## mips_core
module mips_core (
	input         clk,
	input         rst,           
	output [31:0] imem_addr,     
	input  [31:0] imem_rdata,    
	output [31:0] dmem_addr,     
	output [31:0] dmem_wdata,    
	output        dmem_we,       
	input  [31:0] dmem_rdata,    
	output        halt           
);
	wire pipeReset = rst;
	wire pipeWrite = 1'b1;
	wire syscall_D, syscall_E, syscall_M, syscall_W;
	wire [31:0] pcValue, pcNext;
	wire [31:0] pcPlus4_F, pcPlus4_D, pcPlus4_E;
	wire [31:0] pcOffsetNextInst_E;
	wire pcSrc;
	wire [31:0] instruction, instruction_D;
	wire [5:0] instrOpCode, instrFunct;
	wire [15:0] instrImm;
	wire [4:0] instrRs, instrRs_E;
	wire [4:0] instrRt, instrRt_E;
	wire [4:0] instrRd, instrRd_E;
	wire [4:0] instrShamt;
	wire [31:0] imm32_D, imm32_E;
	wire [31:0] regData1, regData1_E;
	wire [31:0] regData2, regData2_E, regData2_M;
	wire [31:0] writeData;
	wire [4:0] readReg1, readReg2;
	wire [4:0] writeReg_E, writeReg_M, writeReg;
	wire regWrite_D, regWrite_E, regWrite_M, regWrite;
  ...
Size in the first run: roughly 7600 cells after synthesis, ~1400 flip-flops, about 72000 um2 of cells after synthesis.
make LEC_CHECK=0 ABC_AREA=1 CAP_MARGIN=20 CELL_PAD_IN_SITES_DETAIL_PLACEMENT=2 CELL_PAD_IN_SITES_GLOBAL_PLACEMENT=2 CORE_ASPECT_RATIO=0.7 CORE_MARGIN=6 CORE_UTILIZATION=63 GPL_ROUTABILITY_DRIVEN=0 GPL_TIMING_DRIVEN=0 MAX_ROUTING_LAYER=met5 SETUP_SLACK_MARGIN=-0.01 SLEW_MARGIN=20 finish   # period 10.0 ns
run.sh (not shown) runs the stock make flow with config.mk's settings and CLKGATE_MAP_FILE=.
The starting point died in global placement without I/O (3_1_place_gp_skip_io) (GPL-0301).
Rerun with:
Settings changed: ABC_AREA 1 to not set, CELL_PAD_IN_SITES_DETAIL_PLACEMENT 2 to not set, CELL_PAD_IN_SITES_GLOBAL_PLACEMENT 2 to not set, CORE_ASPECT_RATIO 0.7 to not set, CORE_MARGIN 6 to 2, CORE_UTILIZATION 63 to 65, GPL_ROUTABILITY_DRIVEN 0 to not set, GPL_TIMING_DRIVEN 0 to not set, MAX_ROUTING_LAYER met5 to not set, SETUP_SLACK_MARGIN -0.01 to not set.
Clock period 10.0 ns to 10.5 ns, I/O delays scaled along.
After rerunning: This time the run went through all stages and came out clean; die size is lower by 10%; synthesized area went down by 3.0%; synthesized cell count is lower by about 40%.
Rerun with:
Settings changed: CORE_UTILIZATION 65 to 40.
Clock period 10.5 ns to 7.1 ns, I/O delays scaled along.
Outcome: Worst hold slack gains 0.014 ns. Final area came out higher by 4.5%. Power came out higher by 49%. Clock-buffer cell count came out higher by 10. Final cell count came out higher by 19%. Flip-flop count does not change. Core utilization came out lower by 26 points. Sequential share of layout area came out lower by 2.2 points. Fmax came out higher by 32%. Non-clock buffer count came out higher by 256. Via count came out lower by 9.8%.
Rerun with:
Settings changed: CORE_UTILIZATION 40 to 64.
Clock period 7.1 ns to 9.11 ns, I/O delays scaled along.
Effect:
- fmax drops by 18%
- routed wire length rose by 7.8%
- power decreases by 23%
- die area shrinks by 37%
- final cell count drops by 16%
- cell area went down by 4.3%
- non-clock buffer count is lower by 258
Rerun with:
Settings changed: CAP_MARGIN 20 to 35, CORE_UTILIZATION 64 to 61, SETUP_SLACK_MARGIN set to 1.27.
Clock period 9.11 ns to 5.06 ns, I/O delays scaled along.
This time the run finished but fails on negative setup slack.
Combinational power climbs to 2.8 times its value.
Non-clock buffer count climbs by 913.
Critical path depth climbs by 7.
Rerun with:
Settings changed: CAP_MARGIN 35 to 20, CORE_UTILIZATION 61 to 29, SETUP_SLACK_MARGIN 1.27 to not set.
Clock period 5.06 ns to 13.4 ns, I/O delays scaled along.
=> The changed run completed without violations; clock skew decreases by 0.047 ns; design area decreases by a little under a tenth; global-route usage falls by 32 points; count of clock-buffer cells in the layout came out higher by 3; power came out lower by well over a third; via count goes down by about a fifth; combinational power goes down by well over a third.
No activity file was given, so power comes from the tool's default toggle rates.
